==> run M: inputs <==
==> flow/design.v <==
module FIR_low_pass_filter(
	input clk,
	input rst,
	input [7:0]FIR_IN,
	output reg [16:0]FIR_OUT
);
reg[7:0] delay_pipeline1;
reg[7:0] delay_pipeline2;
reg[7:0] delay_pipeline3;
reg[7:0] delay_pipeline4;
reg[7:0] delay_pipeline5;
reg[7:0] delay_pipeline6;
reg[7:0] delay_pipeline7;
reg[7:0] delay_pipeline8;
reg[7:0] delay_pipeline9;
wire[7:0] coeff1 = 8'd7;	 
wire[7:0] coeff2 = 8'd5;
wire[7:0] coeff3 = 8'd51;
wire[7:0] coeff4 = 8'd135;
wire[7:0] coeff5 = 8'd179;
wire[7:0] coeff6 = 8'd135;
wire[7:0] coeff7 = 8'd51;
wire[7:0] coeff8 = 8'd5;
wire[7:0] coeff9 = 8'd7;
reg signed [16:0] multi_data1 ; 
reg signed [16:0] multi_data2 ;
reg signed [16:0] multi_data3 ;
reg signed [16:0] multi_data4 ;
reg signed [16:0] multi_data5 ;
reg signed [16:0] multi_data6 ;
reg signed [16:0] multi_data7 ;
reg signed [16:0] multi_data8 ;
reg signed [16:0] multi_data9 ;
always@(posedge clk or negedge rst)
if(!rst)
begin
	delay_pipeline1 <= 8'b0 ;
	delay_pipeline2 <= 8'b0 ;
	delay_pipeline3 <= 8'b0 ;
	delay_pipeline4 <= 8'b0 ;
	delay_pipeline5 <= 8'b0 ;
	delay_pipeline6 <= 8'b0 ;
	delay_pipeline7 <= 8'b0 ;
	delay_pipeline8 <= 8'b0 ;
	delay_pipeline9 <= 8'b0 ;
end
else
begin
	delay_pipeline1 <= FIR_IN;
	delay_pipeline2 <= delay_pipeline1 ;
	delay_pipeline3 <= delay_pipeline2 ;
	delay_pipeline4 <= delay_pipeline3 ;
	delay_pipeline5 <= delay_pipeline4 ;
	delay_pipeline6 <= delay_pipeline5 ;
	delay_pipeline7 <= delay_pipeline6 ;
	delay_pipeline8 <= delay_pipeline7 ;
	delay_pipeline9 <= delay_pipeline8 ;
end
always@(posedge clk or negedge rst)  
	if(!rst)
		multi_data1 <= 17'b0 ;
	else
		multi_data1 <= delay_pipeline1*coeff1 ;
always@(posedge clk or negedge rst)  
	if(!rst)
		multi_data2 <= 17'b0 ;
	else
		multi_data2 <= delay_pipeline2*coeff2 ;
always@(posedge clk or negedge rst)  
	if(!rst)
		multi_data3 <= 17'b0 ;
	else
		multi_data3 <= delay_pipeline3*coeff3 ;
always@(posedge clk or negedge rst)  
	if(!rst)
		multi_data4 <= 17'b0 ;
	else
		multi_data4 <= delay_pipeline4*coeff4 ;
always@(posedge clk or negedge rst)  
	if(!rst)
		multi_data5 <= 17'b0 ;
	else
		multi_data5 <= delay_pipeline5*coeff5 ;
always@(posedge clk or negedge rst)  
	if(!rst)
		multi_data6 <= 17'b0 ;
	else
		multi_data6 <= delay_pipeline6*coeff6 ;
always@(posedge clk or negedge rst)  
	if(!rst)
		multi_data7 <= 17'b0 ;
	else
		multi_data7 <= delay_pipeline7*coeff7 ;
always@(posedge clk or negedge rst)  
	if(!rst)
		multi_data8 <= 17'b0 ;
	else
		multi_data8 <= delay_pipeline8*coeff8 ;
always@(posedge clk or negedge rst)  
	if(!rst)
		multi_data9 <= 17'b0 ;
	else
		multi_data9 <= delay_pipeline9*coeff9 ;
always@(posedge clk or negedge rst)
	if(!rst)
		FIR_OUT <= 16'b0 ;
	else
		FIR_OUT <= multi_data1 + multi_data2 + multi_data3 + multi_data4 +multi_data5 + multi_data6 + multi_data7 + multi_data8 + multi_data9 ;
endmodule
==> flow/run.sh <==
#!/bin/bash
# the make line also repeats each setting of config.mk as NAME=value (left out here)
make -C /OpenROAD-flow-scripts/flow DESIGN_CONFIG=/design/flow/config.mk WORK_HOME=/design/flow/orfs CLKGATE_MAP_FILE= finish
==> flow/config.mk <==
export PLATFORM = sky130hd
export DESIGN_NAME = FIR_low_pass_filter
export DESIGN_NICKNAME = FIR_low_pass_filter
export VERILOG_FILES = /design/flow/design.v
export SDC_FILE = /design/flow/constraint.sdc
export NUM_CORES = 4
export LEC_CHECK = 0
export CAP_MARGIN = 5
export CELL_PAD_IN_SITES_GLOBAL_PLACEMENT = 0
export CORE_MARGIN = 5
export CORE_UTILIZATION = 40
export CTS_CLUSTER_DIAMETER = 304
export CTS_CLUSTER_SIZE = 94
export GPL_ROUTABILITY_DRIVEN = 1
export GPL_TIMING_DRIVEN = 1
export HOLD_SLACK_MARGIN = -0.08
export MAX_ROUTING_LAYER = met5
export SETUP_SLACK_MARGIN = 1.54
export SLEW_MARGIN = 10
==> flow/constraint.sdc <==
create_clock -name core_clock -period 7.0 [get_ports {clk}]
set_input_delay 1.4000 -clock core_clock [delete_from_list [all_inputs] [get_ports {clk}]]
set_output_delay 1.4000 -clock core_clock [all_outputs]
set_load 0.01 [all_outputs]
==> run Z (differences from run M) <==
- CAP_MARGIN: 5 -> 20
- CELL_PAD_IN_SITES_GLOBAL_PLACEMENT: 0 -> unset
- CORE_MARGIN: 5 -> 2
- CORE_UTILIZATION: 40 -> 55
- CTS_CLUSTER_DIAMETER: 304 -> 331
- CTS_CLUSTER_SIZE: 94 -> 95
- GPL_ROUTABILITY_DRIVEN: 1 -> unset
- GPL_TIMING_DRIVEN: 1 -> unset
- HOLD_SLACK_MARGIN: -0.08 -> unset
- MAX_ROUTING_LAYER: met5 -> unset
- PLACE_DENSITY: unset -> 0.42
- SETUP_SLACK_MARGIN: 1.54 -> unset
- SLEW_MARGIN: 10 -> 20
- TNS_END_PERCENT: unset -> 15
==> run B (differences from run M) <==
- ABC_AREA: unset -> 0
- CAP_MARGIN: 5 -> 20
- CELL_PAD_IN_SITES_GLOBAL_PLACEMENT: 0 -> unset
- CORE_ASPECT_RATIO: unset -> 1.94
- CORE_MARGIN: 5 -> 2
- CTS_CLUSTER_DIAMETER: 304 -> 323
- CTS_CLUSTER_SIZE: 94 -> 98
- GPL_ROUTABILITY_DRIVEN: 1 -> 0
- GPL_TIMING_DRIVEN: 1 -> unset
- HOLD_SLACK_MARGIN: -0.08 -> unset
- MAX_ROUTING_LAYER: met5 -> unset
- PLACE_DENSITY_LB_ADDON: unset -> 0.27
- SETUP_SLACK_MARGIN: 1.54 -> -0.69
- SLEW_MARGIN: 10 -> 0
- TNS_END_PERCENT: unset -> 40
==> results <==
Run Z produced a clean layout. Run B finished with timing, DRC and antenna clean. Run M produced a clean layout.
First-iteration DRC count: run B < run M < run Z.
Hold slack: run Z > run B > run M.
Routed wire length: run B > run Z > run M.
The highest sequential share of layout area belongs to run Z, the lowest to run B.

========
==> trial 65: inputs <==
// FIR_low_pass_filter: RTL as listed in full above, without the edits since
Settings: LEC_CHECK=0, CAP_MARGIN=20, CORE_MARGIN=2, CORE_UTILIZATION=51, SLEW_MARGIN=20; clock period 4.56 ns.
run.sh (not shown) runs the stock make flow with config.mk's settings and CLKGATE_MAP_FILE=.
==> trial 38 (differences from trial 65) <==
Settings changed: ABC_AREA from default to 1, CORE_UTILIZATION 51 to 72, PLACE_DENSITY_LB_ADDON from default to 0.2, SETUP_SLACK_MARGIN from default to -0.16.
==> flow/constraint.sdc (replaced) <==
create_clock -name core_clock -period 3.57 [get_ports {clk}]
set_input_delay 0.7140 -clock core_clock [delete_from_list [all_inputs] [get_ports {clk}]]
set_output_delay 0.7140 -clock core_clock [all_outputs]
set_load 0.01 [all_outputs]
==> build 21 (differences from trial 65) <==
Settings changed: CORE_UTILIZATION 51 to 72, CTS_CLUSTER_SIZE from default to 32, PLACE_DENSITY from default to 0.35, SETUP_SLACK_MARGIN from default to 0.92.
==> flow/constraint.sdc (replaced) <==
create_clock -name core_clock -period 3.05 [get_ports {clk}]
set_input_delay 0.6100 -clock core_clock [delete_from_list [all_inputs] [get_ports {clk}]]
set_output_delay 0.6100 -clock core_clock [all_outputs]
set_load 0.01 [all_outputs]
==> trial 17 (differences from trial 65) <==
Settings changed: CORE_UTILIZATION 51 to 71, CTS_CLUSTER_DIAMETER from default to 372.
==> flow/constraint.sdc (replaced) <==
create_clock -name core_clock -period 11.1 [get_ports {clk}]
set_input_delay 2.2200 -clock core_clock [delete_from_list [all_inputs] [get_ports {clk}]]
set_output_delay 2.2200 -clock core_clock [all_outputs]
set_load 0.01 [all_outputs]
==> flow_metrics.env <==
# implementation run metrics
export IMPL_ys_seq_frac=0.343
export IMPL_fp_nets=1664
export IMPL_tool_error="[ERROR DPL-0038] Utilization greater than 100%, impossible to legalize"
export IMPL_cts_resized=194
export IMPL_outcome="aborted with a tool error"
export IMPL_ys_cells=1265
export IMPL_die_size_y_um=146
export IMPL_simple_gate_share=0.0360
export IMPL_netlist_area_um2=14500
export IMPL_hpwlAfterDp_mm=26.4
export IMPL_yosysTopAreaCellShare=0.343
export IMPL_flow_stopped_at="5_1_grt"
export IMPL_core_region_area_um2=19700
export IMPL_num_rows=51
export IMPL_chipArea_um2=21300
export IMPL_yosys_area_um2=14500
export IMPL_pre_cts_ws_ns=-1.12
Source of the figures above: build 21

==> flow_metrics.env <==
# physical design summary
export IMPL_outcome="complete, no violations"
export IMPL_die_size_y_um=173
export IMPL_ys_cells=1265
export IMPL_pre_cts_ws_ns=0.0512
export IMPL_netlist_area_um2=14500
export IMPL_chipArea_um2=29800
export IMPL_core_region_area_um2=27900
export IMPL_post_route_util=0.571
export IMPL_yosys_area_um2=14500
export IMPL_simple_gate_share=0.0360
export IMPL_async_flop_share=1.00
export IMPL_timing_rr_start="multi_data1[2]"
export IMPL_ys_seq_frac=0.343
export IMPL_cts_resized=0
export IMPL_hp_start="delay_pipeline8[1]"
export IMPL_fp_nets=1664
Source of the figures above: trial 65

==> flow_metrics.env <==
# physical design summary
export IMPL_num_rows=52
export IMPL_rsz0062_at_grt="false"
export IMPL_core_region_area_um2=20200
export IMPL_hp_start="delay_pipeline8[1]"
export IMPL_outcome="complete, no violations"
export IMPL_common_cells="308 x inv_1, 239 x ha_1, 199 x dfrtp_1, 150 x fa_1, 64 x xnor2_1"
export IMPL_yosysTopAreaCellShare=0.343
export IMPL_via_per_inst=5.34
export IMPL_yosys_area_um2=14500
export IMPL_chipArea_um2=21600
export IMPL_netlist_area_um2=14500
export IMPL_simple_gate_share=0.0360
export IMPL_fp_nets=1664
export IMPL_hpwlAfterDp_mm=23.2
export IMPL_post_cts_buffers=0
export IMPL_cts_resized=0
export IMPL_wl_met2_mm=13.6
export IMPL_pre_cts_ws_ns=6.59
export IMPL_ys_cells=1265
Source of the figures above: trial 17

==> flow_metrics.env <==
# physical design summary
export IMPL_yosysTopAreaCellShare=0.322
export IMPL_cp_max_fo=4
export IMPL_yosys_area_um2=15400
export IMPL_netlist_area_um2=15400
export IMPL_netlist_logic_family_top="adder cells"
export IMPL_num_rows=53
export IMPL_outcome="complete, but fails checks"
export IMPL_pre_cts_ws_ns=-0.390
export IMPL_core_region_area_um2=21000
export IMPL_worst_slack_ns=-0.432
export IMPL_ys_cells=1611
export IMPL_so_faults="negative setup slack"
export IMPL_fp_nets=2010
export IMPL_setup_viol=13
export IMPL_hpwlAfterDp_mm=28.2
export IMPL_cts_resized=25
export IMPL_chipArea_um2=22600
Source of the figures above: trial 38


========
==> inputs of 10-01 <==
Starts from the design.v that is shown in full above.
make LEC_CHECK=0 ABC_AREA=0 CAP_MARGIN=40 CORE_ASPECT_RATIO=0.5 CORE_MARGIN=8 CORE_UTILIZATION=64 CTS_CLUSTER_DIAMETER=323 CTS_CLUSTER_SIZE=98 GPL_ROUTABILITY_DRIVEN=0 PLACE_DENSITY=0.41 SETUP_SLACK_MARGIN=-0.69 SLEW_MARGIN=0 TNS_END_PERCENT=35 finish   # period 7.0 ns
==> 08-16 (differences from 10-01) <==
ABC_AREA = not set   (was 0)
CAP_MARGIN = 20   (was 40)
CORE_ASPECT_RATIO = not set   (was 0.5)
CORE_MARGIN = 2   (was 8)
CORE_UTILIZATION = 72   (was 64)
CTS_CLUSTER_DIAMETER = 391   (was 323)
GPL_ROUTABILITY_DRIVEN = not set   (was 0)
PLACE_DENSITY = not set   (was 0.41)
SETUP_SLACK_MARGIN = not set   (was -0.69)
SLEW_MARGIN = 20   (was 0)
TNS_END_PERCENT = not set   (was 35)
==> 03-09 (differences from 10-01) <==
ABC_AREA = not set   (was 0)
CAP_MARGIN = 20   (was 40)
CORE_ASPECT_RATIO = 1.81   (was 0.5)
CORE_MARGIN = 2   (was 8)
CORE_UTILIZATION = 40   (was 64)
CTS_CLUSTER_DIAMETER = 380   (was 323)
CTS_CLUSTER_SIZE = 96   (was 98)
GPL_ROUTABILITY_DRIVEN = not set   (was 0)
PLACE_DENSITY = not set   (was 0.41)
SETUP_SLACK_MARGIN = not set   (was -0.69)
SLEW_MARGIN = 20   (was 0)
TNS_END_PERCENT = not set   (was 35)
==> flow_summary.toml <==
# physical design summary
[status]
result_of_the_run = "finished clean"

[flow_run]
number_of_warnings_in_the_stage_logs = 40

[final_timing]
period_minus_slack_ns = 4.552
clock_skew_ns = 0.01014

[final_layout]
final-nonclk-buf-share = 0.01799
comb_share = 0.5309

[placed_design]
dp_slack_ns = 2.436
The numbers above come from 10-01.

==> flow_summary.toml <==
# physical design summary
[final_layout]
number_of_inverters_outside_the_clock_class_in_the_layout = 308
nMultiInputCombCells = 757
fillerInstances = 1284
final-nonclk-buf-share = 0.01775

[worst_setup_path]
endpoint = "FIR_OUT[16]"
worstPathArrival_ns = 4.93

[flow_run]
number_of_warnings_in_the_stage_logs = 38

[placed_design]
dp_slack_ns = 2.412

[status]
result_of_the_run = "finished clean"
The numbers above come from 08-16.

==> flow_summary.toml <==
# physical design summary
[status]
result_of_the_run = "finished clean"

[floorplanning]
core-area_sq_um = 35720

[final_layout]
final-nonclk-buf-share = 0.01743
layout.non_clock_buffers = 28
comb_share = 0.5237

[placed_design]
dp_slack_ns = 2.420

[global_route]
grt_start_max_net_pins = 114

[final_timing]
period_minus_slack_ns = 4.581
clock_skew_ns = 0.01562

[flow_run]
number_of_warnings_in_the_stage_logs = 38
The numbers above come from 03-09.


========
==> wip/nickel: inputs <==
RTL: the design.v shown in full above, as it stands there.
clock: 3.33 ns
lec_check: 0
abc_area: 1
cap_margin: 5
core_aspect_ratio: 0.95
core_margin: 2
core_utilization: 72
cts_cluster_diameter: 191
cts_cluster_size: 71
hold_slack_margin: 0.29
place_density_lb_addon: 0.08
setup_slack_margin: 0.37
slew_margin: 20
==> wip/willow: changes against wip/nickel <==
- CAP_MARGIN: 5 -> 20
- CORE_ASPECT_RATIO: 0.95 -> unset
- CTS_CLUSTER_DIAMETER: 191 -> 206
- CTS_CLUSTER_SIZE: 71 -> unset
- HOLD_SLACK_MARGIN: 0.29 -> unset
- PLACE_DENSITY_LB_ADDON: 0.08 -> 0.09
- SETUP_SLACK_MARGIN: 0.37 -> 0.94
==> flow/constraint.sdc (replaced) <==
create_clock -name core_clock -period 3.25 [get_ports {clk}]
set_input_delay 0.6500 -clock core_clock [delete_from_list [all_inputs] [get_ports {clk}]]
set_output_delay 0.6500 -clock core_clock [all_outputs]
set_load 0.01 [all_outputs]
==> wip/ember: changes against wip/nickel <==
- ABC_AREA: 1 -> unset
- CAP_MARGIN: 5 -> 20
- CORE_ASPECT_RATIO: 0.95 -> unset
- CORE_UTILIZATION: 72 -> 40
- CTS_CLUSTER_DIAMETER: 191 -> unset
- CTS_CLUSTER_SIZE: 71 -> unset
- HOLD_SLACK_MARGIN: 0.29 -> unset
- PLACE_DENSITY_LB_ADDON: 0.08 -> unset
- SETUP_SLACK_MARGIN: 0.37 -> unset
==> flow/constraint.sdc (replaced) <==
create_clock -name core_clock -period 4.56 [get_ports {clk}]
set_input_delay 0.9120 -clock core_clock [delete_from_list [all_inputs] [get_ports {clk}]]
set_output_delay 0.9120 -clock core_clock [all_outputs]
set_load 0.01 [all_outputs]
==> qor summary <==
| item | wip/nickel | wip/willow | wip/ember |
|---|---|---|---|
| Average instance area after synthesis | 9.59 sq um | 9.59 sq um | 11.5 sq um |
| Post_cts resized | 79 | 257 | 0 |
| Synthesized-area fraction occupied by xor and xnor cells | 3.35% | 3.35% | 5.01% |
| Pre-CTS WS | -0.362 ns | -0.420 ns | 0.0638 ns |
| Flop-to-flop setup slack | -0.68 ns | - | 0.21 ns |
| Tool Warnings | 39 | - | 39 |
| Final number of setup-violating endpoints | 16 | - | 0 |
| Worst hold path class | reg2reg | - | reg2reg |
| Post-Synth Adder-Cell Area | 38.8% | 38.8% | 41.3% |
| Final hold slack | 0.421 ns | - | 0.409 ns |
| Min-Delay Path Depth | 0 | - | 0 |
| Reg2Reg Launch Point | multi_data7[8] | - | multi_data1[2] |
| Fraction of standard cell area that is sequential | 26.9% | - | 31.2% |
| Horiz. Die Dim | 154 um | 150 um | 195 um |
| Endpoint with the worst hold slack | delay_pipeline9[1] | - | delay_pipeline9[1] |
| Outcome | finished with violations | stopped before the end | complete, no violations |
| Failing step | - | global routing (5_1_grt) | - |
| Layout check failures | negative setup slack | - | - |
